==> flow/design.v <==
`timescale 1ns / 1ps
module cordic_stage (clk, reset, X_i, Y_i, Z_i, X_O, Y_O, Z_O);
  input clk;
  input reset;
  input  signed [15:0] X_i;
  input  signed [15:0] Y_i;
  input  signed [15:0] Z_i;
  output signed [15:0] X_O;
  output signed [15:0] Y_O;
  output signed [15:0] Z_O;
wire signed [15:0] as_O_asx_w_st1, as_O_asy_w_st1, as_O_asz_w_st1; 
wire signed [15:0] X_w_st1_st2, Y_w_st1_st2, Z_w_st1_st2;
wire signed [15:0] mux_z_st1_out;
wire dff_st1_out, xor_st1;
xor xor_gate(xor_st1, Z_i[15], Z_i[14]);
mux_2to1 mux_st1(.in0(Z_i), .in1({{2{Z_i[14]}}, {Z_i[13:0]}}), .sel(xor_st1), .out(mux_z_st1_out));
dff dff_st1(.in(xor_st1), .out(dff_st1_out), .clk(clk), .reset(reset));
add_sub asx_st1(.as_in1(X_i), .as_in2(Y_i), .as_control(~(mux_z_st1_out[15])), .as_out(as_O_asx_w_st1));
reg16b  reg16bxout_st1(.reg_in(as_O_asx_w_st1), .reg_out(X_w_st1_st2), .clk(clk), .reset(reset));
add_sub asy_st1(.as_in1(Y_i), .as_in2(X_i), .as_control(mux_z_st1_out[15]), .as_out(as_O_asy_w_st1));
reg16b  reg16byout_st1(.reg_in(as_O_asy_w_st1), .reg_out(Y_w_st1_st2), .clk(clk), .reset(reset));
add_sub asz_st1(.as_in1(mux_z_st1_out), .as_in2(16'h2000), .as_control(~(mux_z_st1_out[15])), .as_out(as_O_asz_w_st1));
reg16b  reg16bzout_st1(.reg_in(as_O_asz_w_st1), .reg_out(Z_w_st1_st2), .clk(clk), .reset(reset));
wire signed [15:0] as_O_asx_w_st2, as_O_asy_w_st2, as_O_asz_w_st2, X_w_st2_st3, Y_w_st2_st3, Z_w_st2_st3;
wire dff_st2_out;
dff dff_st2(.in(dff_st1_out), .out(dff_st2_out), .clk(clk), .reset(reset));
add_sub asx_st2(.as_in1(X_w_st1_st2), .as_in2(Y_w_st1_st2 >>> 1), .as_control(~(Z_w_st1_st2[15])), .as_out(as_O_asx_w_st2));
reg16b  reg16bxout_st2(.reg_in(as_O_asx_w_st2), .reg_out(X_w_st2_st3), .clk(clk), .reset(reset));
add_sub asy_st2(.as_in1(Y_w_st1_st2), .as_in2(X_w_st1_st2 >>> 1), .as_control(Z_w_st1_st2[15]), .as_out(as_O_asy_w_st2));
reg16b  reg16byout_st2(.reg_in(as_O_asy_w_st2), .reg_out(Y_w_st2_st3), .clk(clk), .reset(reset));
add_sub asz_st2(.as_in1(Z_w_st1_st2), .as_in2(16'h12E4), .as_control(~(Z_w_st1_st2[15])), .as_out(as_O_asz_w_st2));
reg16b  reg16bzout_st2(.reg_in(as_O_asz_w_st2), .reg_out(Z_w_st2_st3), .clk(clk), .reset(reset));
wire signed [15:0] as_O_asx_w_st3, as_O_asy_w_st3, as_O_asz_w_st3, X_w_st3_st4, Y_w_st3_st4, Z_w_st3_st4;
wire dff_st3_out;
dff dff_st3(.in(dff_st2_out), .out(dff_st3_out), .clk(clk), .reset(reset));
add_sub asx_st3(.as_in1(X_w_st2_st3), .as_in2(Y_w_st2_st3 >>> 2), .as_control(~(Z_w_st2_st3[15])), .as_out(as_O_asx_w_st3));
reg16b  reg16bxout_st3(.reg_in(as_O_asx_w_st3), .reg_out(X_w_st3_st4), .clk(clk), .reset(reset));
add_sub asy_st3(.as_in1(Y_w_st2_st3), .as_in2(X_w_st2_st3 >>> 2), .as_control(Z_w_st2_st3[15]), .as_out(as_O_asy_w_st3));
reg16b  reg16byout_st3(.reg_in(as_O_asy_w_st3), .reg_out(Y_w_st3_st4), .clk(clk), .reset(reset));
add_sub asz_st3(.as_in1(Z_w_st2_st3), .as_in2(16'h09FB), .as_control(~(Z_w_st2_st3[15])), .as_out(as_O_asz_w_st3));
reg16b  reg16bzout_st3(.reg_in(as_O_asz_w_st3), .reg_out(Z_w_st3_st4), .clk(clk), .reset(reset));
wire signed [15:0] as_O_asx_w_st4, as_O_asy_w_st4, as_O_asz_w_st4, X_w_st4_st5, Y_w_st4_st5, Z_w_st4_st5;
wire dff_st4_out;
dff dff_st4(.in(dff_st3_out), .out(dff_st4_out), .clk(clk), .reset(reset));
add_sub asx_st4(.as_in1(X_w_st3_st4), .as_in2(Y_w_st3_st4 >>> 3), .as_control(~(Z_w_st3_st4[15])), .as_out(as_O_asx_w_st4));
reg16b  reg16bxout_st4(.reg_in(as_O_asx_w_st4), .reg_out(X_w_st4_st5), .clk(clk), .reset(reset));
add_sub asy_st4(.as_in1(Y_w_st3_st4), .as_in2(X_w_st3_st4 >>> 3), .as_control(Z_w_st3_st4[15]), .as_out(as_O_asy_w_st4));
reg16b  reg16byout_st4(.reg_in(as_O_asy_w_st4), .reg_out(Y_w_st4_st5), .clk(clk), .reset(reset));
add_sub asz_st4(.as_in1(Z_w_st3_st4), .as_in2(16'h0511), .as_control(~(Z_w_st3_st4[15])), .as_out(as_O_asz_w_st4));
reg16b  reg16bzout_st4(.reg_in(as_O_asz_w_st4), .reg_out(Z_w_st4_st5), .clk(clk), .reset(reset));
wire signed [15:0] as_O_asx_w_st5, as_O_asy_w_st5, as_O_asz_w_st5, X_w_st5_st6, Y_w_st5_st6, Z_w_st5_st6;
wire dff_st5_out;
dff dff_st5(.in(dff_st4_out), .out(dff_st5_out), .clk(clk), .reset(reset));
add_sub asx_st5(.as_in1(X_w_st4_st5), .as_in2(Y_w_st4_st5 >>> 4), .as_control(~(Z_w_st4_st5[15])), .as_out(as_O_asx_w_st5));
reg16b  reg16bxout_st5(.reg_in(as_O_asx_w_st5), .reg_out(X_w_st5_st6), .clk(clk), .reset(reset));
add_sub asy_st5(.as_in1(Y_w_st4_st5), .as_in2(X_w_st4_st5 >>> 4), .as_control(Z_w_st4_st5[15]), .as_out(as_O_asy_w_st5));
reg16b  reg16byout_st5(.reg_in(as_O_asy_w_st5), .reg_out(Y_w_st5_st6), .clk(clk), .reset(reset));
add_sub asz_st5(.as_in1(Z_w_st4_st5), .as_in2(16'h028B), .as_control(~(Z_w_st4_st5[15])), .as_out(as_O_asz_w_st5));
reg16b  reg16bzout_st5(.reg_in(as_O_asz_w_st5), .reg_out(Z_w_st5_st6), .clk(clk), .reset(reset));
wire signed [15:0] as_O_asx_w_st6, as_O_asy_w_st6, as_O_asz_w_st6, X_w_st6_st7, Y_w_st6_st7, Z_w_st6_st7;
wire dff_st6_out;
dff dff_st6(.in(dff_st5_out), .out(dff_st6_out), .clk(clk), .reset(reset));
add_sub asx_st6(.as_in1(X_w_st5_st6), .as_in2(Y_w_st5_st6 >>> 5), .as_control(~(Z_w_st5_st6[15])), .as_out(as_O_asx_w_st6));
reg16b  reg16bxout_st6(.reg_in(as_O_asx_w_st6), .reg_out(X_w_st6_st7), .clk(clk), .reset(reset));
add_sub asy_st6(.as_in1(Y_w_st5_st6), .as_in2(X_w_st5_st6 >>> 5), .as_control(Z_w_st5_st6[15]), .as_out(as_O_asy_w_st6));
reg16b  reg16byout_st6(.reg_in(as_O_asy_w_st6), .reg_out(Y_w_st6_st7), .clk(clk), .reset(reset));
add_sub asz_st6(.as_in1(Z_w_st5_st6), .as_in2(16'h0146), .as_control(~(Z_w_st5_st6[15])), .as_out(as_O_asz_w_st6));
reg16b  reg16bzout_st6(.reg_in(as_O_asz_w_st6), .reg_out(Z_w_st6_st7), .clk(clk), .reset(reset));
wire signed [15:0] as_O_asx_w_st7, as_O_asy_w_st7, as_O_asz_w_st7, X_w_st7_st8, Y_w_st7_st8, Z_w_st7_st8;
wire dff_st7_out;
dff dff_st7(.in(dff_st6_out), .out(dff_st7_out), .clk(clk), .reset(reset));
add_sub asx_st7(.as_in1(X_w_st6_st7), .as_in2(Y_w_st6_st7 >>> 6), .as_control(~(Z_w_st6_st7[15])), .as_out(as_O_asx_w_st7));
reg16b  reg16bxout_st7(.reg_in(as_O_asx_w_st7), .reg_out(X_w_st7_st8), .clk(clk), .reset(reset));
add_sub asy_st7(.as_in1(Y_w_st6_st7), .as_in2(X_w_st6_st7 >>> 6), .as_control(Z_w_st6_st7[15]), .as_out(as_O_asy_w_st7));
reg16b  reg16byout_st7(.reg_in(as_O_asy_w_st7), .reg_out(Y_w_st7_st8), .clk(clk), .reset(reset));
add_sub asz_st7(.as_in1(Z_w_st6_st7), .as_in2(16'h00A3), .as_control(~(Z_w_st6_st7[15])), .as_out(as_O_asz_w_st7));
reg16b  reg16bzout_st7(.reg_in(as_O_asz_w_st7), .reg_out(Z_w_st7_st8), .clk(clk), .reset(reset));
wire signed [15:0] as_O_asx_w_st8, as_O_asy_w_st8, as_O_asz_w_st8, X_w_st8_st9, Y_w_st8_st9, Z_w_st8_st9;
wire dff_st8_out;
dff dff_st8(.in(dff_st7_out), .out(dff_st8_out), .clk(clk), .reset(reset));
add_sub asx_st8(.as_in1(X_w_st7_st8), .as_in2(Y_w_st7_st8 >>> 7), .as_control(~(Z_w_st7_st8[15])), .as_out(as_O_asx_w_st8));
reg16b  reg16bxout_st8(.reg_in(as_O_asx_w_st8), .reg_out(X_w_st8_st9), .clk(clk), .reset(reset));
add_sub asy_st8(.as_in1(Y_w_st7_st8), .as_in2(X_w_st7_st8 >>> 7), .as_control(Z_w_st7_st8[15]), .as_out(as_O_asy_w_st8));
reg16b  reg16byout_st8(.reg_in(as_O_asy_w_st8), .reg_out(Y_w_st8_st9), .clk(clk), .reset(reset));
add_sub asz_st8(.as_in1(Z_w_st7_st8), .as_in2(16'h0051), .as_control(~(Z_w_st7_st8[15])), .as_out(as_O_asz_w_st8));
reg16b  reg16bzout_st8(.reg_in(as_O_asz_w_st8), .reg_out(Z_w_st8_st9), .clk(clk), .reset(reset));
wire signed [15:0] as_O_asx_w_st9, as_O_asy_w_st9, as_O_asz_w_st9, X_w_st9_st10, Y_w_st9_st10, Z_w_st9_st10;
wire dff_st9_out;
dff dff_st9(.in(dff_st8_out), .out(dff_st9_out), .clk(clk), .reset(reset));
add_sub asx_st9(.as_in1(X_w_st8_st9), .as_in2(Y_w_st8_st9 >>> 8), .as_control(~(Z_w_st8_st9[15])), .as_out(as_O_asx_w_st9));
reg16b  reg16bxout_st9(.reg_in(as_O_asx_w_st9), .reg_out(X_w_st9_st10), .clk(clk), .reset(reset));
add_sub asy_st9(.as_in1(Y_w_st8_st9), .as_in2(X_w_st8_st9 >>> 8), .as_control(Z_w_st8_st9[15]), .as_out(as_O_asy_w_st9));
reg16b  reg16byout_st9(.reg_in(as_O_asy_w_st9), .reg_out(Y_w_st9_st10), .clk(clk), .reset(reset));
add_sub asz_st9(.as_in1(Z_w_st8_st9), .as_in2(16'h0029), .as_control(~(Z_w_st8_st9[15])), .as_out(as_O_asz_w_st9));
reg16b  reg16bzout_st9(.reg_in(as_O_asz_w_st9), .reg_out(Z_w_st9_st10), .clk(clk), .reset(reset));
wire signed [15:0] as_O_asx_w_st10, as_O_asy_w_st10, as_O_asz_w_st10, X_w_st10_st11, Y_w_st10_st11, Z_w_st10_st11;
wire dff_st10_out;
dff dff_st10(.in(dff_st9_out), .out(dff_st10_out), .clk(clk), .reset(reset));
add_sub asx_st10(.as_in1(X_w_st9_st10), .as_in2(Y_w_st9_st10 >>> 9), .as_control(~(Z_w_st9_st10[15])), .as_out(as_O_asx_w_st10));
reg16b  reg16bxout_st10(.reg_in(as_O_asx_w_st10), .reg_out(X_w_st10_st11), .clk(clk), .reset(reset));
add_sub asy_st10(.as_in1(Y_w_st9_st10), .as_in2(X_w_st9_st10 >>> 9), .as_control(Z_w_st9_st10[15]), .as_out(as_O_asy_w_st10));
reg16b  reg16byout_st10(.reg_in(as_O_asy_w_st10), .reg_out(Y_w_st10_st11), .clk(clk), .reset(reset));
add_sub asz_st10(.as_in1(Z_w_st9_st10), .as_in2(16'h0014), .as_control(~(Z_w_st9_st10[15])), .as_out(as_O_asz_w_st10));
reg16b  reg16bzout_st10(.reg_in(as_O_asz_w_st10), .reg_out(Z_w_st10_st11), .clk(clk), .reset(reset));
wire signed [15:0] as_O_asx_w_st11, as_O_asy_w_st11, as_O_asz_w_st11, X_w_st11_st12, Y_w_st11_st12, Z_w_st11_st12;
wire dff_st11_out;
dff dff_st11(.in(dff_st10_out), .out(dff_st11_out), .clk(clk), .reset(reset));
add_sub asx_st11(.as_in1(X_w_st10_st11), .as_in2(Y_w_st10_st11 >>> 10), .as_control(~(Z_w_st10_st11[15])), .as_out(as_O_asx_w_st11));
reg16b  reg16bxout_st11(.reg_in(as_O_asx_w_st11), .reg_out(X_w_st11_st12), .clk(clk), .reset(reset));
add_sub asy_st11(.as_in1(Y_w_st10_st11), .as_in2(X_w_st10_st11 >>> 10), .as_control(Z_w_st10_st11[15]), .as_out(as_O_asy_w_st11));
reg16b  reg16byout_st11(.reg_in(as_O_asy_w_st11), .reg_out(Y_w_st11_st12), .clk(clk), .reset(reset));
add_sub asz_st11(.as_in1(Z_w_st10_st11), .as_in2(16'h000A), .as_control(~(Z_w_st10_st11[15])), .as_out(as_O_asz_w_st11));
reg16b  reg16bzout_st11(.reg_in(as_O_asz_w_st11), .reg_out(Z_w_st11_st12), .clk(clk), .reset(reset));
wire signed [15:0] as_O_asx_w_st12, as_O_asy_w_st12, as_O_asz_w_st12, X_w_st12_st13, Y_w_st12_st13, Z_w_st12_st13;
wire dff_st12_out;
dff dff_st12(.in(dff_st11_out), .out(dff_st12_out), .clk(clk), .reset(reset));
add_sub asx_st12(.as_in1(X_w_st11_st12), .as_in2(Y_w_st11_st12 >>> 11), .as_control(~(Z_w_st11_st12[15])), .as_out(as_O_asx_w_st12));
reg16b  reg16bxout_st12(.reg_in(as_O_asx_w_st12), .reg_out(X_w_st12_st13), .clk(clk), .reset(reset));
add_sub asy_st12(.as_in1(Y_w_st11_st12), .as_in2(X_w_st11_st12 >>> 11), .as_control(Z_w_st11_st12[15]), .as_out(as_O_asy_w_st12));
reg16b  reg16byout_st12(.reg_in(as_O_asy_w_st12), .reg_out(Y_w_st12_st13), .clk(clk), .reset(reset));
add_sub asz_st12(.as_in1(Z_w_st11_st12), .as_in2(16'h0005), .as_control(~(Z_w_st11_st12[15])), .as_out(as_O_asz_w_st12));
reg16b  reg16bzout_st12(.reg_in(as_O_asz_w_st12), .reg_out(Z_w_st12_st13), .clk(clk), .reset(reset));
wire signed [15:0] as_O_asx_w_st13, as_O_asy_w_st13, as_O_asz_w_st13, X_w_st13_st14, Y_w_st13_st14, Z_w_st13_st14;
wire dff_st13_out;
dff dff_st13(.in(dff_st12_out), .out(dff_st13_out), .clk(clk), .reset(reset));
add_sub asx_st13(.as_in1(X_w_st12_st13), .as_in2(Y_w_st12_st13 >>> 12), .as_control(~(Z_w_st12_st13[15])), .as_out(as_O_asx_w_st13));
reg16b  reg16bxout_st13(.reg_in(as_O_asx_w_st13), .reg_out(X_w_st13_st14), .clk(clk), .reset(reset));
add_sub asy_st13(.as_in1(Y_w_st12_st13), .as_in2(X_w_st12_st13 >>> 12), .as_control(Z_w_st12_st13[15]), .as_out(as_O_asy_w_st13));
reg16b  reg16byout_st13(.reg_in(as_O_asy_w_st13), .reg_out(Y_w_st13_st14), .clk(clk), .reset(reset));
add_sub asz_st13(.as_in1(Z_w_st12_st13), .as_in2(16'h0003), .as_control(~(Z_w_st12_st13[15])), .as_out(as_O_asz_w_st13));
reg16b  reg16bzout_st13(.reg_in(as_O_asz_w_st13), .reg_out(Z_w_st13_st14), .clk(clk), .reset(reset));
wire signed [15:0] as_O_asx_w_st14, as_O_asy_w_st14, as_O_asz_w_st14, X_w_st14_st15, Y_w_st14_st15, Z_w_st14_st15;
wire dff_st14_out;
dff dff_st14(.in(dff_st13_out), .out(dff_st14_out), .clk(clk), .reset(reset));
add_sub asx_st14(.as_in1(X_w_st13_st14), .as_in2(Y_w_st13_st14 >>> 13), .as_control(~(Z_w_st13_st14[15])), .as_out(as_O_asx_w_st14));
reg16b  reg16bxout_st14(.reg_in(as_O_asx_w_st14), .reg_out(X_w_st14_st15), .clk(clk), .reset(reset));
add_sub asy_st14(.as_in1(Y_w_st13_st14), .as_in2(X_w_st13_st14 >>> 13), .as_control(Z_w_st13_st14[15]), .as_out(as_O_asy_w_st14));
reg16b  reg16byout_st14(.reg_in(as_O_asy_w_st14), .reg_out(Y_w_st14_st15), .clk(clk), .reset(reset));
add_sub asz_st14(.as_in1(Z_w_st13_st14), .as_in2(16'h0001), .as_control(~(Z_w_st13_st14[15])), .as_out(as_O_asz_w_st14));
reg16b  reg16bzout_st14(.reg_in(as_O_asz_w_st14), .reg_out(Z_w_st14_st15), .clk(clk), .reset(reset));
wire signed [15:0] as_O_asx_w_st15, as_O_asy_w_st15, as_O_asz_w_st15, X_w_st15_st16, Y_w_st15_st16, Z_w_st15_st16;
wire dff_st15_out;
dff dff_st15(.in(dff_st14_out), .out(dff_st15_out), .clk(clk), .reset(reset));
add_sub asx_st15(.as_in1(X_w_st14_st15), .as_in2(Y_w_st14_st15 >>> 14), .as_control(~(Z_w_st14_st15[15])), .as_out(as_O_asx_w_st15));
reg16b  reg16bxout_st15(.reg_in(as_O_asx_w_st15), .reg_out(X_w_st15_st16), .clk(clk), .reset(reset));
add_sub asy_st15(.as_in1(Y_w_st14_st15), .as_in2(X_w_st14_st15 >>> 14), .as_control(Z_w_st14_st15[15]), .as_out(as_O_asy_w_st15));
reg16b  reg16byout_st15(.reg_in(as_O_asy_w_st15), .reg_out(Y_w_st15_st16), .clk(clk), .reset(reset));
add_sub asz_st15(.as_in1(Z_w_st14_st15), .as_in2(16'h0001), .as_control(~(Z_w_st14_st15[15])), .as_out(as_O_asz_w_st15));
reg16b  reg16bzout_st15(.reg_in(as_O_asz_w_st15), .reg_out(Z_w_st15_st16), .clk(clk), .reset(reset));
wire signed [15:0] as_O_asx_w_st16, as_O_asy_w_st16, as_O_asz_w_st16, X_w_st16_st17, Y_w_st16_st17, Z_w_st16_st17;
wire dff_st16_out;
dff dff_st16(.in(dff_st15_out), .out(dff_st16_out), .clk(clk), .reset(reset));
add_sub asx_st16(.as_in1(X_w_st15_st16), .as_in2(Y_w_st15_st16 >>> 15), .as_control(~(Z_w_st15_st16[15])), .as_out(as_O_asx_w_st16));
reg16b  reg16bxout_st16(.reg_in(as_O_asx_w_st16), .reg_out(X_w_st16_st17), .clk(clk), .reset(reset));
add_sub asy_st16(.as_in1(Y_w_st15_st16), .as_in2(X_w_st15_st16 >>> 15), .as_control(Z_w_st15_st16[15]), .as_out(as_O_asy_w_st16));
reg16b  reg16byout_st16(.reg_in(as_O_asy_w_st16), .reg_out(Y_w_st16_st17), .clk(clk), .reset(reset));
add_sub asz_st16(.as_in1(Z_w_st15_st16), .as_in2(16'h0000), .as_control(~(Z_w_st15_st16[15])), .as_out(as_O_asz_w_st16));
reg16b  reg16bzout_st16(.reg_in(as_O_asz_w_st16), .reg_out(Z_O), .clk(clk), .reset(reset));
mux_2to1 mux_x_st17(.in0(X_w_st16_st17), .in1(-X_w_st16_st17), .sel(dff_st16_out), .out(X_O));
mux_2to1 mux_y_st17(.in0(Y_w_st16_st17), .in1(-Y_w_st16_st17), .sel(dff_st16_out), .out(Y_O));
endmodule
module reg16b(reg_in, reg_out, clk, reset);
input clk, reset;
input signed [15:0] reg_in;
output reg signed [15:0] reg_out;
always @(posedge clk)
begin
    if (reset)
      reg_out <= 16'sd0;
    else
      reg_out <= reg_in;     
end
endmodule  
module add_sub(as_in1, as_in2,as_control, as_out);
input signed [15:0] as_in1, as_in2;
input as_control;
output reg signed [15:0] as_out;
always @(*)
begin
  if (as_control)
    as_out = as_in1 - as_in2;
  else
    as_out = as_in1 + as_in2;
end
endmodule
module mux_2to1(in0, in1, sel, out);
input signed [15:0] in0, in1;
input sel;
output reg signed [15:0] out;
always @(*)
begin
    if(sel)
        out = in1;
    else
        out = in0;
end
endmodule
module dff(in, out, clk, reset);
input in, clk, reset;
output reg out;
always @(posedge clk)
    begin
        if(reset)
            out <= 0;
        else
            out <= in;
    end
endmodule
==> flow/run.sh <==
#!/bin/bash
# the make line also repeats each setting of config.mk as NAME=value (left out here)
make -C /OpenROAD-flow-scripts/flow DESIGN_CONFIG=/design/flow/config.mk WORK_HOME=/design/flow/orfs CLKGATE_MAP_FILE= finish
==> flow/config.mk <==
export PLATFORM = sky130hd
export DESIGN_NAME = cordic_stage
export DESIGN_NICKNAME = cordic_stage
export VERILOG_FILES = /design/flow/design.v
export SDC_FILE = /design/flow/constraint.sdc
export NUM_CORES = 4
export LEC_CHECK = 0
export CAP_MARGIN = 20
export CORE_MARGIN = 2
export CORE_UTILIZATION = 72
export SLEW_MARGIN = 20
export TNS_END_PERCENT = 45
==> flow/constraint.sdc <==
create_clock -name core_clock -period 3.41 [get_ports {clk}]
set_input_delay 0.6820 -clock core_clock [delete_from_list [all_inputs] [get_ports {clk}]]
set_output_delay 0.6820 -clock core_clock [all_outputs]
set_load 0.01 [all_outputs]
==> Changelog: implementation, run 1 <==
## Implementation

* Status: timing/DRC/antenna clean
* Post-Route WL at 154500 um
* Period utilization at 99.48%
* Critical Path AT at 2.71 ns
* Total CTS buffers at 85
* Fin Setup TNS at 0 ns
* Setup crit end kind: output pin
* Syn_nets at 7832
* Cell Area, Synth at 57850 um2
* Vias in the first global route at approximately 49000
* Reg clk slew, reported paths at 0.06 ns
* Die Wd at 287.5 um
* Ys flops at 783
* Synth logic family: AND-OR/OR-AND gates
* Register share after synthesis at a little over a quarter
* Dpl cell area at between 60000 and 70000 um2
* Final GP Congestion at between 0.9 and 1
* CTS H-tree lvls at 3
* Primary FF master, synth: dfxtp_1
* Worst reg-to-reg setup slack at 0.11 ns
* Nets at 7995
* GRT overflow at 0
* Synth Area in Adders at 18.40%
* Rows at 103
* HP Start: reg16bzout_st9.reg_out[1]
* Main area contributors: dfxtp_1 27%, ha_1 17%, nor2_1 5.8%
* Input/output buffers at approximately 97
* Ys Warns at 4
* CP required at 2.73 ns
* Vias at 51589
* Setup crit end: X_O[5]
* HP Class: flip-flop to flip-flop
* Total GRT Usage at 36.06%
* Worst r2r src: reg16bxout_st2.reg_out[7]
* Root Driver: clkbuf_16
* Initial DRC Count at 3984
* Hold path depth at 1
* Worst path max stage delay at 0.63 ns
* Number of cells in Yosys stat at 6961
* Post-DP HPWL at 117000 um
* Crit path kind: flip-flop to output pin
* Mux cell area share at 2.014%
* Min-Delay Endpoint: reg16bzout_st10.reg_out[1]
* FILL cells at 5356
* Area Growth Syn to Fin at 10.99%
* Largest type area fraction at 27.10%
* Chip footprint at 82630 um2
* Worst-margin pin slew at 0.7519 ns
* Final Hold Fails at 0
* Max clock buf depth at 3
* OpenROAD warning count at ~96
* Critical-path cell list: buf_4, a21boi_0, xor2_1, clkdlybuf4s50_1
* IO Count at about 100
* R2R cell count at 12
* CTS Sinks at 783
* Most common cell in the netlist: nor2_1
* RSZ-0062 raised after global routing: true
* Slew HR at between 40% and 50%
* Worst-skew pair later-pin latency at around 0.66 ns
* Post-CTS Setup Inserts at 0
* Antenna-violating nets left at 0
* Finished Core Util at a little over 80%
* DRC Markers at 0
* Non-Filler Instances at 8251
* Yosys simple share at roughly a fifth
* Yosys top cell by area: dfxtp_1
* Buffers & Inverters on Critical Path at 2
* Top delay family on crit path: buffers and inverters
* Post-CTS Hold Buffers at 0
* Max FO, Critical Path at 14
* Yosys chip area at 57850 um2
* TritonCTS clock tree: built
* Wirelength per Cell at 18.72 um
* Antenna violations before repair at 9
* # Max-Cap Violations at 0
* Vias per Instance at around 6.3
* Clk_skew at 0.02817 ns
* XOR/XNOR Fraction of Synth Area at 9.160%
* First-pass GRT wire length at 245100 um
* Slowest-stage cell, CP: clkdlybuf4s50_1
* Instance count on the critical path at 4
* Initial Util at 72.99%
* Distinct cells, synth at 92
* Std-Cell Core Area at 79260 um2
* Max Freq at 294.8 MHz
* Largest net degree at the start of global routing at around 150
* Syn_area_per_cell at slightly above 8 um2
* Compound Share, Synth at 20.14%
* Final setup violation count at 0
* Gate Area at 40600 um2
* Flip-flops with a built-in enable at 0
* Period minus WS final at 3.392 ns
* Reg2reg end: reg16byout_st3.reg_out[15]
* Crit path from: dff_st16.out
* Die Span Y at 287.5 um
* Register area at roughly 16000 um2
* Fin. max-slew vios at 0
* Setup crit start kind: flip-flop
* Mapped Cells at around 7000
* Dpl cells at 8087
* Top cells by count: 890 x nor2_1, 783 x dfxtp_1, 773 x ha_1
* Async SR Flop Fraction at 0%
* Post-route cell area at around 64000 um2
* Pre-antenna DRT Iters at 6
-- area by class of cell --
class	instances	share of cell area [%]
repair buffers	260	3.630
clock inverters	64	1.218
clock buffers	95	3.482
inverters	333	1.951
flip-flops and latches	783	24.42
diodes	5	0.01949
multi-input cells	5661	63.23
well taps	1050	2.046
-- through the flow --
step | hold slack (ns) | worst slack (ns)
2_1_floorplan | 0.4132 | -0.0001423
3_3_place_gp | 0.4225 | 0.1242
3_5_place_dp | 0.4218 | 0.04064
4_1_cts | 0.4232 | -0.1876
5_1_grt | 0.4299 | -0.08307
6_report | 0.4250 | 0.01786
-- routing by layer --
metal	global-route usage, %	vias up	wire [um]
met3	4.390	405	8928
met4	17.51	2	8055
met5	0	-	17
met1	44.48	24225	64150
met2	62.27	1723	73340
li1	-	25234	-
-- timing repair --
item                       in CTS  in global routing
gates resized                  22                 76
setup endpoints to repair      14                 62
pin swaps                       2                  5
==> run 2: changes to the inputs <==
- ABC_AREA: default -> 1
- CORE_ASPECT_RATIO: default -> 0.5
- CTS_CLUSTER_DIAMETER: default -> 400
- CTS_CLUSTER_SIZE: default -> 99
- PLACE_DENSITY: default -> 0.42
- SETUP_SLACK_MARGIN: default -> 0.25
- TNS_END_PERCENT: 45 -> 5
- clock period: 3.41 -> 1.39 ns (I/O delays scaled with it)
==> Changelog: implementation, run 2 <==
## Implementation

* Dpl cells at 11978 (+48%)
* Yosys simple share at 24.19% (+4.4 points)
* Post-DP HPWL at 184700 um (+58%)
* Final GP Congestion at 1.012 (+4.5%)
* Input/output buffers at 97 (unchanged)
* Mapped Cells at 8884 (+28%)
* Syn_nets at 9755 (+25%)
* Yosys chip area at 60070 um2 (+3.8%)
* Err: [ERROR DPL-0033] detailed placement checks failed during check placement.
* Synth Area in Adders at 17.70% (-0.70 points)
* Compound Share, Synth at 20.62% (+0.47 points)
* Distinct cells, synth at 51 (-45%)
* Cell Area, Synth at 60070 um2 (+3.8%)
* Primary FF master, synth: dfxtp_1
* Async SR Flop Fraction at 0% (unchanged)
* Flip-flops with a built-in enable at 0 (unchanged)
* Std-Cell Core Area at 82130 um2 (+3.6%)
* Ys flops at 783 (unchanged)
* Initial Util at 73.15% (+0.16 points)
* IO Count at 98 (unchanged)
* Most common cell in the netlist: nand2_1
* Chip footprint at 85900 um2 (+4.0%)
* XOR/XNOR Fraction of Synth Area at 3.280% (-5.9 points)
* Largest type area fraction at 26.09% (-1.0 points)
* Register share after synthesis at 26.09% (-1.0 points)
* Status: stopped before the end
* Number of cells in Yosys stat at 8884 (+28%)
* Syn_area_per_cell at 6.762 um2 (-19%)
* Top cells by count: 1669 x nand2_1, 1140 x inv_1, 1105 x a21oi_1
* Die Wd at 412.5 um (+43%)
* Rows at 74 (-28%)
* Ys Warns at 4 (unchanged)
* Yosys top cell by area: dfxtp_1
* Die Span Y at 208.3 um (-28%)
* Synth logic family: simple AND/OR/NAND/NOR gates
* Exit stage: clock tree synthesis (4_1_cts)
* Main area contributors: dfxtp_1 26%, ha_1 16%, nand2_1 10%
* Mux cell area share at 0% (-2.0 points)
## run 2: per-stage QoR
step / utilization [%] / hold WS (ns) / worst slack [ns] / area, um2
3_5_place_dp: 95.54 / 0.4000 / -1.480 / 78460
3_3_place_gp: 95.54 / 0.3885 / -1.225 / 78460
2_1_floorplan: - / 0.3504 / -0.9591 / 61160
==> run 3: changes to the inputs <==
- ABC_AREA: 1 -> default
- CORE_ASPECT_RATIO: 0.5 -> default
- CORE_UTILIZATION: 72 -> 58
- CTS_CLUSTER_DIAMETER: 400 -> default
- CTS_CLUSTER_SIZE: 99 -> default
- PLACE_DENSITY: 0.42 -> default
- SETUP_SLACK_MARGIN: 0.25 -> default
- TNS_END_PERCENT: 5 -> default
- clock period: 1.39 -> 2.86 ns (I/O delays scaled with it)
==> Changelog: implementation, run 3 <==
## Implementation

* Status: complete, but fails checks
* SO Viols: negative setup slack
* Number of cells in Yosys stat at 6961 (-22%)
* Clk_skew at 0.02715 ns
* Met3 Wirelength at between 7000 and 8000 um
* Vias at 55433
* Nets at 9116
* Synth Area in Adders at 18.40% (+0.70 points)
* Period utilization at 110.2%
* DRC Markers at 0
* Final GP Congestion at 0.9324 (-7.9%)
* HP Start: reset
* Max FO, Critical Path at 3
* Async SR Flop Fraction at 0% (unchanged)
* Total CTS buffers at 90
* Top delay family on crit path: AND-OR/OR-AND gates
* Vias per Instance at 5.769
* Register share after synthesis at 27.10% (+1.0 points)
* Worst r2r src: reg16bxout_st12.reg_out[14]
* Yosys top cell by area: dfxtp_1
* CP most frequent cell: ha_4
* RSZ-0062 raised after global routing: true
* Wirelength per Cell at 18.20 um
* Mux cell area share at 2.014% (+2.0 points)
* M1 wire length at 74500 um
* Worst-skew pair later-pin latency at 0.69 ns
* Finished Core Util at 78.59%
* Top cells by count: 890 x nor2_1, 783 x dfxtp_1, 773 x ha_1
* Initial DRC Count at 3241
* GRT overflow at 0
* Main area contributors: dfxtp_1 27%, ha_1 17%, nor2_1 5.8%
* Post-DP HPWL at 128500 um (-30%)
* CP required at approximately 3.4 ns
* Min-Delay Endpoint: reg16byout_st11.reg_out[14]
* Compound Share, Synth at 20.14% (-0.47 points)
* Largest type area fraction at 27.10% (+1.0 points)
* Area Growth Syn to Fin at 33.90%
* Critical-path cell list: or3_4, nand2b_4, ha_4, inv_2, o21ai_4, ha_4, and3_4, a221o_1, nand4_1, o21ai_2, o41ai_2, o21ai_1, mux2_2
* Slowest-stage cell, CP: or3_4
* Syn_area_per_cell at 8.311 um2 (+23%)
* Post-Route WL at ~170000 um
* Yosys simple share at 19.82% (-4.4 points)
* Instance count on the critical path at 13
* Setup crit start kind: flip-flop
* First-pass GRT wire length at 268800 um
* Setup crit end kind: flip-flop
* CTS H-tree lvls at 3
* Register area at 15800 um2
* Pre-antenna DRT Iters at 6
* Period minus WS final at 3.153 ns
* Cell Area, Synth at 57850 um2 (-3.7%)
* Chip footprint at 102300 um2 (+19%)
* # Max-Cap Violations at 0
* Antenna violations before repair at 7
* Input/output buffers at 97 (unchanged)
* Fin. max-slew vios at 0
* R2R cell count at 13
* Flip-flops with a built-in enable at 0 (unchanged)
* Total GRT Usage at 31.89%
* Distinct cells, synth at 92 (+80%)
* TritonCTS clock tree: built
* Die Span Y at 319.8 um (+54%)
* Reg2reg end: reg16byout_st13.reg_out[14]
* Hold path depth at 2
* Buffers & Inverters on Critical Path at 1
* IO Count at 98 (unchanged)
* Most common cell in the netlist: nor2_1
* Synth logic family: AND-OR/OR-AND gates
* Die Wd at 319.8 um (-22%)
* Antenna-violating nets left at 0
* Post-CTS Hold Buffers at 0
* FILL cells at 6959
* Pre-CTS WS at -0.4043 ns (+1.076 ns)
* Syn_nets at 7832 (-20%)
* Top Layer Used: met5
* Crit path from: reg16bxout_st12.reg_out[14]
* Initial Util at 58.69% (-14 points)
* Worst path max stage delay at 0.40 ns
* Ys flops at 783 (unchanged)
* Max Freq at 317.2 MHz
* Fin worst setup slack at -0.2931 ns
* Reg clk slew, reported paths at 0.06 ns
* XOR/XNOR Fraction of Synth Area at 9.160% (+5.9 points)
* Ys Warns at 4 (unchanged)
* Vias in the first global route at around 53000
* OpenROAD warning count at 92
* Final Hold Fails at 0
* Final setup violation count at 40
* Largest net degree at the start of global routing at 99
* Crit path kind: flip-flop to flip-flop
* Root Driver: clkbuf_16
* Rows at 115 (+55%)
* WL met2 at 84640 um
* Max clock buf depth at 3
* Setup crit end: reg16byout_st13.reg_out[14]
* Worst reg-to-reg setup slack at -0.29 ns
* HP Class: input pin to flip-flop
* Fin Setup TNS at -4.415 ns
* Primary FF master, synth: dfxtp_1
* Yosys chip area at 57850 um2 (-3.7%)
* CTS Sinks at 783
* Critical Path AT at 3.73 ns
* Slew HR at 49.26%
* Worst-margin pin slew at 0.7553 ns
* Gate Area at 44590 um2
* Mapped Cells at 6961 (-22%)
* Std-Cell Core Area at 98560 um2 (+20%)
-- run 3: routing by layer --
metal | vias up | track usage, %
met3 | 416 | 3.698
met5 | - | 0
met1 | 26183 | 39.46
met2 | 1346 | 55.78
li1 | 27486 | -
met4 | 2 | 13.78
-- run 3: timing repair --
item,CTS,global route
gates resized,447,696
pin swaps,187,444
buffers inserted,56,121
setup endpoints to repair,163,245
endpoints found under the hold margin,0,0
-- run 3: final cells by class --
| class | count | area share (%) |
|---|---|---|
| antenna | 4 | 0.01292 |
| clock buffer | 111 | 3.221 |
| clock inverter | 53 | 0.8965 |
| inverter | 333 | 1.662 |
| multi-input combinational | 5661 | 57.57 |
| sequential | 783 | 20.40 |
| tap | 1287 | 2.079 |
| timing repair buffer | 1376 | 14.17 |
-- run 3: metrics by stage --
step           instance area, um2  std cells  hold slack (ns)
6_report                    77460       9608           0.2882
5_1_grt                     77460       9607           0.2964
4_1_cts                     73780       9496           0.2706
3_5_place_dp                68800       9283           0.4235
3_3_place_gp                68800       9283           0.4153
2_1_floorplan               58250       6961           0.4132
==> run 4: changes to the inputs <==
- CAP_MARGIN: 20 -> 10
- CELL_PAD_IN_SITES_DETAIL_PLACEMENT: default -> 2
- CELL_PAD_IN_SITES_GLOBAL_PLACEMENT: default -> 0
- CORE_MARGIN: 2 -> 7
- CORE_UTILIZATION: 58 -> 15
- CTS_CLUSTER_SIZE: default -> 43
- GPL_ROUTABILITY_DRIVEN: default -> 1
- GPL_TIMING_DRIVEN: default -> 1
- MAX_ROUTING_LAYER: default -> met4
- MIN_ROUTING_LAYER: default -> met1
- PLACE_DENSITY_LB_ADDON: default -> 0.07
- SLEW_MARGIN: 20 -> 0
- TNS_END_PERCENT: default -> 15
- clock period: 2.86 -> 5.04 ns (I/O delays scaled with it)
==> Changelog: implementation, run 4 <==
## Implementation

* Instance count on the critical path at 8 (-5)
* Reg clk slew, reported paths at 0.05 ns (about the same)
* Final GP Congestion at 0.7559 (-19%)
* Critical Path AT at 3.46 ns (-0.27 ns)
* Pre-antenna DRT Iters at 5 (-1)
* Synth Area in Adders at 18.40% (unchanged)
* Root Driver: clkbuf_16
* Post-DP HPWL at 181000 um (+41%)
* Flip-flops with a built-in enable at 0 (unchanged)
* Met2 usage at 19.08% (-37 points)
* Rows at 227 (+97%)
* Fin Setup TNS at 0 ns (+4.415 ns)
* Critical-path cell list: inv_1, ha_1, nand2_1, or3_1, or2_2, o41ai_1, xnor2_1, clkdlybuf4s50_1
* Hold path depth at 1 (-1)
* GR Util met3 at 1.297% (-2.4 points)
* Gr busiest metal: met2
* Setup crit end: Y_O[10]
* Status: timing/DRC/antenna clean
* Worst r2r src: reg16bzout_st7.reg_out[15]
* Pre-CTS WS at 0.8681 ns (+1.272 ns)
* HP Start: dff_st3.out
* Worst-skew pair later-pin latency at 0.86 ns (+0.17 ns)
* CTS H-tree lvls at 3 (unchanged)
* Number of cells in Yosys stat at 6961 (unchanged)
* Buffers & Inverters on Critical Path at 2 (+1)
* Die Span Y at 635.0 um (+99%)
* Nets at 7932 (-13%)
* Yosys chip area at 57850 um2 (unchanged)
* Total CTS buffers at 116 (+29%)
* Primary FF master, synth: dfxtp_1
* Largest type area fraction at 27.10% (unchanged)
* TritonCTS clock tree: built
* Chip footprint at 403300 um2 (+290%)
* Cell Area, Synth at 57850 um2 (unchanged)
* Worst path max stage delay at 0.67 ns (+0.27 ns)
* Vias at 50195 (-9.4%)
* Area Growth Syn to Fin at 19.74%
* R2R cell count at 9 (-4)
* Initial DRC Count at 1425 (-56%)
* Period minus WS final at 4.468 ns
* First-pass GRT wire length at 344000 um (+28%)
* Die Wd at 635.0 um (+99%)
* HP Class: flip-flop to flip-flop
* Reg2reg end: reg16bzout_st8.reg_out[12]
* Input/output buffers at 97 (unchanged)
* Mux cell area share at 2.014% (unchanged)
* Antenna-violating nets left at 0 (unchanged)
* Max FO, Critical Path at 3 (unchanged)
* Std-Cell Core Area at 383100 um2 (+290%)
* Syn_nets at 7832 (unchanged)
* Post-CTS Setup Inserts at 0 (-100%)
* Yosys top cell by area: dfxtp_1
* Dpl cell area at 65060 um2 (-5.4%)
* Period utilization at 88.66% (-22 points)
* Slew HR at 35.79% (-13 points)
* Max clock buf depth at 4 (+1)
* Vias in the first global route at 55665 (+4.5%)
* Setup crit end kind: output pin
* Vias per Instance at 4.113 (-29%)
* Async SR Flop Fraction at 0% (unchanged)
* Worst reg-to-reg setup slack at 1.08 ns (+1.37 ns)
* Post-CTS Hold Buffers at 0 (unchanged)
* GRT overflow at 0 (unchanged)
* Post-Route WL at 224300 um (+28%)
* Antenna violations before repair at 12 (+5)
* Crit path kind: flip-flop to output pin
* Wirelength per Cell at 18.38 um (+0.98%)
* Clk_skew at 0.04433 ns (+0.01718 ns)
* Slowest-stage cell, CP: clkdlybuf4s50_1
* Crit path from: reg16byout_st16.reg_out[1]
* Main area contributors: dfxtp_1 27%, ha_1 17%, nor2_1 5.8%
* Met1 usage at 13.65% (-26 points)
* Ys Warns at 4 (unchanged)
* Ys flops at 783 (unchanged)
* Largest net degree at the start of global routing at 113 (+14%)
* Top delay family on crit path: buffers and inverters
* Worst-margin pin slew at 0.9389 ns (+0.1835 ns)
* RSZ-0062 raised after global routing: false
* Top cells by count: 890 x nor2_1, 783 x dfxtp_1, 773 x ha_1
* Min-Delay Endpoint: dff_st4.out
* Register share after synthesis at 27.10% (unchanged)
* Distinct cells, synth at 92 (unchanged)
* Synth logic family: AND-OR/OR-AND gates
* Initial Util at 15.10% (-44 points)
* Compound Share, Synth at 20.14% (unchanged)
* Final setup violation count at 0 (-100%)
* CTS-repair resized insts at 0 (-100%)
* Fin worst setup slack at 0.5718 ns (+0.8648 ns)
* FILL cells at 43989 (+530%)
* Syn_area_per_cell at 8.311 um2 (unchanged)
* Final Hold Fails at 0 (unchanged)
* Mapped Cells at 6961 (unchanged)
* Most common cell in the netlist: nor2_1
* OpenROAD warning count at 94 (+2.2%)
* DRC Markers at 0 (unchanged)
* Setup crit start kind: flip-flop
* CTS Sinks at 783 (unchanged)
* Total GRT Usage at 11.03% (-21 points)
* Post-route cell area at 69270 um2 (-11%)
* Max Freq at 223.8 MHz
* Fin. max-slew vios at 0 (unchanged)
* CP required at 4.03 ns (+0.59 ns)
* XOR/XNOR Fraction of Synth Area at 9.160% (unchanged)
* # Max-Cap Violations at 0 (unchanged)
* Yosys simple share at 19.82% (unchanged)
* IO Count at 98 (unchanged)
-- run 4: through the flow --
step	instances	hold slack, ns	utilization [%]
after global placement	11981	0.4189	16.98
after global routing	12199	0.4524	18.08
final	12203	0.4352	18.08
after floorplan	6961	0.4132	-
after CTS	12194	0.4414	18.07
after detailed placement	11981	0.4273	16.98
-- run 4: metal layers --
metal  routed length [um]  vias up  part of all wire [%]
li1                     -    25037                     -
met1               105000    24628                    47
met2               108600      298                    48
met3                 4645      232                   2.1
met4                 6072        0                   2.7
met5                    0        -                     0
-- run 4: cell type report --
type	count	area, um2	share of cell area (%)
antenna	9	22.52	0.03251
inverter	333	1255	1.812
clock buffer	159	3336	4.815
timing repair buffer	166	1594	2.301
clock inverter	54	850.8	1.228
tap	5038	6304	9.100
sequential	783	15680	22.63
multi-input combinational	5661	40230	58.08
==> run 5: changes to the inputs <==
- ABC_AREA: default -> 1
- CAP_MARGIN: 10 -> 0
- CELL_PAD_IN_SITES_DETAIL_PLACEMENT: 2 -> default
- CELL_PAD_IN_SITES_GLOBAL_PLACEMENT: 0 -> default
- CORE_MARGIN: 7 -> 2
- CORE_UTILIZATION: 15 -> 72
- CTS_CLUSTER_DIAMETER: default -> 400
- CTS_CLUSTER_SIZE: 43 -> 99
- GPL_ROUTABILITY_DRIVEN: 1 -> default
- GPL_TIMING_DRIVEN: 1 -> default
- MAX_ROUTING_LAYER: met4 -> default
- MIN_ROUTING_LAYER: met1 -> default
- PLACE_DENSITY: default -> 0.42
- PLACE_DENSITY_LB_ADDON: 0.07 -> default
- SETUP_SLACK_MARGIN: default -> -0.1
- SLEW_MARGIN: 0 -> 20
- TNS_END_PERCENT: 15 -> default
- clock period: 5.04 -> 1.2 ns (I/O delays scaled with it)
==> Changelog: implementation, run 5 <==
## Implementation

* Ys flops at 783 (unchanged)
* Main area contributors: dfxtp_1 26%, ha_1 16%, nand2_1 10%
* Rows at 105 (-54%)
* Top cells by count: 1669 x nand2_1, 1140 x inv_1, 1105 x a21oi_1
* Ys Warns at 4 (unchanged)
* Register share after synthesis at 26.09% (-1.0 points)
* Input/output buffers at 97 (unchanged)
* Synth Area in Adders at 17.70% (-0.70 points)
* Status: stopped before the end
* Mux cell area share at 0% (-2.0 points)
* Synth logic family: simple AND/OR/NAND/NOR gates
* Cell Area, Synth at 60070 um2 (+3.8%)
* Number of cells in Yosys stat at 8884 (+28%)
* Yosys chip area at 60070 um2 (+3.8%)
* Yosys top cell by area: dfxtp_1
* Compound Share, Synth at 20.62% (+0.47 points)
* XOR/XNOR Fraction of Synth Area at 3.280% (-5.9 points)
* Std-Cell Core Area at 82370 um2 (-79%)
* Async SR Flop Fraction at 0% (unchanged)
* Most common cell in the netlist: nand2_1
* Yosys simple share at 24.19% (+4.4 points)
* IO Count at 98 (unchanged)
* Syn_nets at 9755 (+25%)
* Final GP Congestion at 1.067 (+41%)
* Largest type area fraction at 26.09% (-1.0 points)
* Err: [ERROR DPL-0038] Utilization greater than 100%, impossible to legalize
* Mapped Cells at 8884 (+28%)
* Chip footprint at 85760 um2 (-79%)
* Die Wd at 292.9 um (-54%)
* Flip-flops with a built-in enable at 0 (unchanged)
* Primary FF master, synth: dfxtp_1
* Syn_area_per_cell at 6.762 um2 (-19%)
* Distinct cells, synth at 51 (-45%)
* Initial Util at 72.93% (+58 points)
* Die Span Y at 292.9 um (-54%)
* Exit stage: detailed placement (3_5_place_dp)
[run 5: metrics by stage]
| stage | setup slack [ns] | instance area, um2 |
|---|---|---|
| after floorplan | -1.136 | 65660 |
| after global placement | -1.326 | 82810 |
==> run 6: changes to the inputs <==
- CAP_MARGIN: 0 -> 20
- CTS_CLUSTER_SIZE: 99 -> 100
- SETUP_SLACK_MARGIN: -0.1 -> default
- clock period: 1.2 -> 1.22 ns (I/O delays scaled with it)
==> Changelog: implementation, run 6 <==
## Implementation

* Mux cell area share at 0% (unchanged)
* Die Wd at 292.9 um (unchanged)
* Most common cell in the netlist: nand2_1
* Mapped Cells at 8884 (unchanged)
* Cell Area, Synth at 60070 um2 (unchanged)
* IO Count at 98 (unchanged)
* Final GP Congestion at 1.047 (-1.9%)
* Status: stopped before the end
* Chip footprint at 85760 um2 (unchanged)
* Ys flops at 783 (unchanged)
* Number of cells in Yosys stat at 8884 (unchanged)
* Syn_nets at 9755 (unchanged)
* Die Span Y at 292.9 um (unchanged)
* Initial Util at 72.93% (unchanged)
* XOR/XNOR Fraction of Synth Area at 3.280% (unchanged)
* Std-Cell Core Area at 82370 um2 (unchanged)
* Synth Area in Adders at 17.70% (unchanged)
* Synth logic family: simple AND/OR/NAND/NOR gates
* Yosys simple share at 24.19% (unchanged)
* Exit stage: detailed placement (3_5_place_dp)
* Yosys top cell by area: dfxtp_1
* Input/output buffers at 97 (unchanged)
* Yosys chip area at 60070 um2 (unchanged)
* Async SR Flop Fraction at 0% (unchanged)
* Main area contributors: dfxtp_1 26%, ha_1 16%, nand2_1 10%
* Largest type area fraction at 26.09% (unchanged)
* Distinct cells, synth at 51 (unchanged)
* Syn_area_per_cell at 6.762 um2 (unchanged)
* Flip-flops with a built-in enable at 0 (unchanged)
* Primary FF master, synth: dfxtp_1
* Compound Share, Synth at 20.62% (unchanged)
* Register share after synthesis at 26.09% (unchanged)
* Err: [ERROR DPL-0038] Utilization greater than 100%, impossible to legalize
* Rows at 105 (unchanged)
* Top cells by count: 1669 x nand2_1, 1140 x inv_1, 1105 x a21oi_1
* Ys Warns at 4 (unchanged)
[run 6: through the flow]
stage	hold slack [ns]	setup slack (ns)	cell area, um2	TNS [ns]
floorplan	0.3164	-1.116	65660	-404.45
global placement	0.3897	-1.296	82770	-594.16
==> run 7: changes to the inputs <==
- ABC_AREA: 1 -> default
- CAP_MARGIN: 20 -> 5
- CELL_PAD_IN_SITES_DETAIL_PLACEMENT: default -> 1
- CELL_PAD_IN_SITES_GLOBAL_PLACEMENT: default -> 0
- CORE_UTILIZATION: 72 -> 15
- CTS_CLUSTER_DIAMETER: 400 -> default
- CTS_CLUSTER_SIZE: 100 -> 43
- GPL_ROUTABILITY_DRIVEN: default -> 1
- GPL_TIMING_DRIVEN: default -> 1
- MAX_ROUTING_LAYER: default -> met4
- MIN_ROUTING_LAYER: default -> met1
- PLACE_DENSITY: 0.42 -> default
- PLACE_DENSITY_LB_ADDON: default -> 0.01
- SLEW_MARGIN: 20 -> 0
- clock period: 1.22 -> 3.36 ns (I/O delays scaled with it)
==> Changelog: implementation, run 7 <==
## Implementation

* Status: complete, but fails checks
* SO Viols: negative setup slack
* Largest type area fraction at 27.10% (+1.0 points)
* Min-Delay Endpoint: reg16bzout_st7.reg_out[1]
* Dpl cells at 12722
* Input/output buffers at 97 (unchanged)
* Max clock buf depth at 4
* Buffers & Inverters on Critical Path at 1
* Max FO, Critical Path at 3
* Synth Area in Adders at 18.40% (+0.70 points)
* Nets at 8691
* Top delay family on crit path: simple AND/OR/NAND/NOR gates
* RSZ-0062 raised after global routing: true
* Rows at 228 (+120%)
* Root Driver: clkbuf_16
* HP Start: reset
* Syn_area_per_cell at 8.311 um2 (+23%)
* Vias per Instance at 4.031
* Fin worst setup slack at -0.1412 ns
* Setup crit start kind: flip-flop
* Post-DP HPWL at 197500 um
* Post-CTS Hold Buffers at 0
* Chip footprint at 390700 um2 (+360%)
* First-pass GRT wire length at roughly 370000 um
* Fin. max-slew vios at 0
* Worst path max stage delay at 0.36 ns
* Antenna violations before repair at 16
* Max Freq at approximately 290 MHz
* Period utilization at 104.2%
* DRC Markers at 0
* Total GRT Usage at about 13%
* Final GP Congestion at 0.7415 (-29%)
* Pre-antenna DRT Iters at 5
* Number of cells in Yosys stat at 6961 (-22%)
* Post-Route WL at 243200 um
* Crit path kind: flip-flop to output pin
* Worst-margin pin slew at ~0.94 ns
* CTS Sinks at 783
* Yosys chip area at 57850 um2 (-3.7%)
* Hold path depth at 2
* Clk_skew at 0.04600 ns
* TritonCTS clock tree: built
* Reg2reg end: reg16byout_st13.reg_out[14]
* Final Hold Fails at 0
* # Max-Cap Violations at 0
* Syn_nets at 7832 (-20%)
* Primary FF master, synth: dfxtp_1
* Non-Filler Instances at 12978
* Flip-flops with a built-in enable at 0 (unchanged)
* Slew HR at between 30% and 40%
* Worst-skew pair later-pin latency at ~0.83 ns
* Die Span Y at 625.0 um (+110%)
* Largest net degree at the start of global routing at 125
* Std-Cell Core Area at 384800 um2 (+370%)
* Yosys top cell by area: dfxtp_1
* Reg clk slew, reported paths at 0.05 ns
* Total CTS buffers at 134
* Setup crit end kind: output pin
* R2R cell count at 14
* Most common cell in the netlist: nor2_1
* CTS H-tree lvls at 4
* Cell Area, Synth at 57850 um2 (-3.7%)
* Crit path from: reg16byout_st16.reg_out[3]
* Initial Util at 15.03% (-58 points)
* OpenROAD warning count at 93
* Wirelength per Cell at 18.74 um
* Area Growth Syn to Fin at 32.07%
* Slowest-stage cell, CP: or3_4
* Ys Warns at 4 (unchanged)
* Initial DRC Count at 1530
* Period minus WS final at about 3.5 ns
* Antenna-violating nets left at 0
* CP required at 2.69 ns
* Ys flops at 783 (unchanged)
* Register share after synthesis at 27.10% (+1.0 points)
* Vias at roughly 52000
* Vias in the first global route at 57066
* Yosys simple share at 19.82% (-4.4 points)
* HP Class: input pin to flip-flop
* IO Count at 98 (unchanged)
* Main area contributors: dfxtp_1 27%, ha_1 17%, nor2_1 5.8%
* Mux cell area share at 2.014% (+2.0 points)
* XOR/XNOR Fraction of Synth Area at 9.160% (+5.9 points)
* Async SR Flop Fraction at 0% (unchanged)
* Mapped Cells at 6961 (-22%)
* Critical Path AT at 2.83 ns
* Synth logic family: AND-OR/OR-AND gates
* Setup crit end: Y_O[10]
* Instance count on the critical path at 7
* Worst r2r src: reg16bxout_st12.reg_out[14]
* Compound Share, Synth at 20.14% (-0.47 points)
* Die Wd at 625.0 um (+110%)
* Top cells by count: 890 x nor2_1, 783 x dfxtp_1, 773 x ha_1
* Critical-path cell list: nor2_1, nand2_4, or3_4, or2_4, o41ai_4, xnor2_4, buf_6
* Minimum hold slack at 0.3271 ns
* FILL cells at between 40000 and 50000
* Final setup violation count at 7
* Distinct cells, synth at 92 (+80%)
* Worst reg-to-reg setup slack at about 0.070 ns
* GRT overflow at 0
[run 7: metrics by stage]
step	TNS (ns)	util [%]	setup slack [ns]	area, um2
final	-0.6394	19.85	-0.1412	76400
after global routing	-1.651	19.85	-0.2506	76390
after CTS	-2.332	19.67	-0.4799	75710
after detailed placement	-2.906	18.37	-0.3153	70710
after global placement	-3.404	18.37	-0.2974	70710
after floorplan	0	-	0.01591	57850
[run 7: per-layer routing]
| layer | vias to the layer above | track usage, % | wire, um |
|---|---|---|---|
| li1 | 26581 | - | - |
| met1 | 25206 | 16.31 | 116900 |
| met2 | 312 | 21.46 | 116800 |
| met3 | 217 | 1.308 | 5014 |
| met4 | 0 | 2.532 | 4460 |
| met5 | - | - | 0 |
[run 7: area by class of cell]
class / count / area, um2 / area share [%]
multi-input combinational: 5661 / 41220 / 53.95
sequential: 783 / 15700 / 20.55
timing repair buffer: 907 / 7367 / 9.643
tap: 5060 / 6331 / 8.287
clock buffer: 197 / 4008 / 5.245
inverter: 333 / 1262 / 1.652
clock inverter: 33 / 506.7 / 0.6632
antenna: 4 / 10.01 / 0.01310
[run 7: what timing repair did]
action | CTS | global route
gates resized | 119 | 154
buffers inserted | 8 | 14
setup endpoints to repair | 48 | 113
pin swaps | 28 | 55
==> run 8: changes to the inputs <==
- ABC_AREA: default -> 1
- CELL_PAD_IN_SITES_DETAIL_PLACEMENT: 1 -> default
- CORE_UTILIZATION: 15 -> 72
- CTS_CLUSTER_SIZE: 43 -> 15
- GPL_ROUTABILITY_DRIVEN: 1 -> 0
- PLACE_DENSITY: default -> 0.79
- PLACE_DENSITY_LB_ADDON: 0.01 -> default
- SETUP_SLACK_MARGIN: default -> 0.37
- clock period: 3.36 -> 1.94 ns (I/O delays scaled with it)
==> Changelog: implementation, run 8 <==
## Implementation

* Top cells by count: 1669 x nand2_1, 1140 x inv_1, 1105 x a21oi_1
* Main area contributors: dfxtp_1 26%, ha_1 16%, nand2_1 10%
* XOR/XNOR Fraction of Synth Area at 3.280% (-5.9 points)
* Yosys chip area at 60070 um2 (+3.8%)
* Input/output buffers at 97 (unchanged)
* Synth logic family: simple AND/OR/NAND/NOR gates
* Primary FF master, synth: dfxtp_1
* Exit stage: clock tree synthesis (4_1_cts)
* Post-DP HPWL at 211400 um (+7.0%)
* Ys flops at 783 (unchanged)
* Syn_nets at 9755 (+25%)
* Status: stopped before the end
* Number of cells in Yosys stat at 8884 (+28%)
* Err: [ERROR DPL-0038] Utilization greater than 100%, impossible to legalize
* Rows at 105 (-54%)
* IO Count at 98 (unchanged)
* Flip-flops with a built-in enable at 0 (unchanged)
* Chip footprint at 85760 um2 (-78%)
* Async SR Flop Fraction at 0% (unchanged)
* Initial Util at 72.93% (+58 points)
* Mapped Cells at 8884 (+28%)
* Die Wd at 292.9 um (-53%)
* Die Span Y at 292.9 um (-53%)
* Syn_area_per_cell at 6.762 um2 (-19%)
* Yosys simple share at 24.19% (+4.4 points)
* Compound Share, Synth at 20.62% (+0.47 points)
* Register share after synthesis at 26.09% (-1.0 points)
* Most common cell in the netlist: nand2_1
* Distinct cells, synth at 51 (-45%)
* Synth Area in Adders at 17.70% (-0.70 points)
* Largest type area fraction at 26.09% (-1.0 points)
* Yosys top cell by area: dfxtp_1
* Ys Warns at 4 (unchanged)
* Cell Area, Synth at 60070 um2 (+3.8%)
* Std-Cell Core Area at 82370 um2 (-79%)
* Dpl cells at 11692 (-8.1%)
* Mux cell area share at 0% (-2.0 points)
-- run 8: stage by stage --
stage | area [um2] | setup WS [ns] | hold slack, ns | utilization, %
3_5_place_dp | 80640 | -1.062 | 0.4016 | 97.89
2_1_floorplan | 65550 | -0.3957 | 0.3883 | -
3_3_place_gp | 80640 | -0.6900 | 0.3898 | 97.89
==> run 9: changes to the inputs <==
- ABC_AREA: 1 -> default
- CAP_MARGIN: 5 -> 20
- CELL_PAD_IN_SITES_GLOBAL_PLACEMENT: 0 -> default
- CORE_UTILIZATION: 72 -> 70
- CTS_CLUSTER_DIAMETER: default -> 30
- CTS_CLUSTER_SIZE: 15 -> 32
- GPL_ROUTABILITY_DRIVEN: 0 -> default
- GPL_TIMING_DRIVEN: 1 -> default
- MAX_ROUTING_LAYER: met4 -> default
- MIN_ROUTING_LAYER: met1 -> default
- PLACE_DENSITY: 0.79 -> default
- SETUP_SLACK_MARGIN: 0.37 -> 0.84
- SLEW_MARGIN: 0 -> 20
- clock period: 1.94 -> 2.84 ns (I/O delays scaled with it)
==> Changelog: implementation, run 9 <==
## Implementation

* Total GRT Usage at 88.15%
* Yosys simple share at 19.82% (-4.4 points)
* Yosys chip area at 57850 um2 (-3.7%)
* CTS H-tree lvls at 4
* Synth logic family: AND-OR/OR-AND gates
* Syn_area_per_cell at 8.311 um2 (+23%)
* Max clock buf depth at 3
* IO Count at 98 (unchanged)
* Status: stopped before the end
* Total CTS buffers at 166
* XOR/XNOR Fraction of Synth Area at 9.160% (+5.9 points)
* Most common cell in the netlist: nor2_1
* Cell Area, Synth at 57850 um2 (-3.7%)
* Synth Area in Adders at 18.40% (+0.70 points)
* Main area contributors: dfxtp_1 27%, ha_1 17%, nor2_1 5.8%
* Final GP Congestion at 0.9561
* Dpl cells at 8673 (-26%)
* Compound Share, Synth at 20.14% (-0.47 points)
* CTS Sinks at 783
* Primary FF master, synth: dfxtp_1
* Std-Cell Core Area at 81980 um2 (-0.48%)
* Largest type area fraction at 27.10% (+1.0 points)
* Async SR Flop Fraction at 0% (unchanged)
* Ys flops at 783 (unchanged)
* GRT overflow at 835
* Input/output buffers at 97 (unchanged)
* Mux cell area share at 2.014% (+2.0 points)
* Distinct cells, synth at 92 (+80%)
* Flip-flops with a built-in enable at 0 (unchanged)
* Yosys top cell by area: dfxtp_1
* Chip footprint at 84960 um2 (-0.94%)
* Die Wd at 291.5 um (-0.47%)
* Dpl cell area at 66960 um2 (-17%)
* Top cells by count: 890 x nor2_1, 783 x dfxtp_1, 773 x ha_1
* Initial Util at 70.57% (-2.4 points)
* Exit stage: global routing (5_1_grt)
* Syn_nets at 7832 (-20%)
* Number of cells in Yosys stat at 6961 (-22%)
* Rows at 105 (unchanged)
* Err: [ERROR GRT-0116] Global routing finished with congestion. Check the congestion regions in the DRC Viewer.
* Register share after synthesis at 27.10% (+1.0 points)
* Post-CTS Hold Buffers at 0
* Root Driver: clkbuf_16
* Post-DP HPWL at 122100 um (-42%)
* Die Span Y at 291.5 um (-0.47%)
* Mapped Cells at 6961 (-22%)
* Ys Warns at 4 (unchanged)
run 9: timing repair:
item / 4_1_cts
setup buffers: 309
pin swaps: 584
setup endpoints to repair: 600
resized: 1191
cloned: 4
run 9: routing by layer:
| metal | global-route usage (%) | overflow |
|---|---|---|
| met1 | 84.35 | 12 |
| met2 | 100.8 | 458 |
| met3 | 78.18 | 31 |
| met4 | 94.59 | 330 |
| met5 | 55.08 | 4 |
run 9: through the flow:
| stage | setup WS, ns | utilization, % |
|---|---|---|
| 2_1_floorplan | -0.2183 | - |
| 3_3_place_gp | -0.3034 | 81.68 |
| 3_5_place_dp | -0.3416 | 81.68 |
| 4_1_cts | -0.2803 | 97.89 |
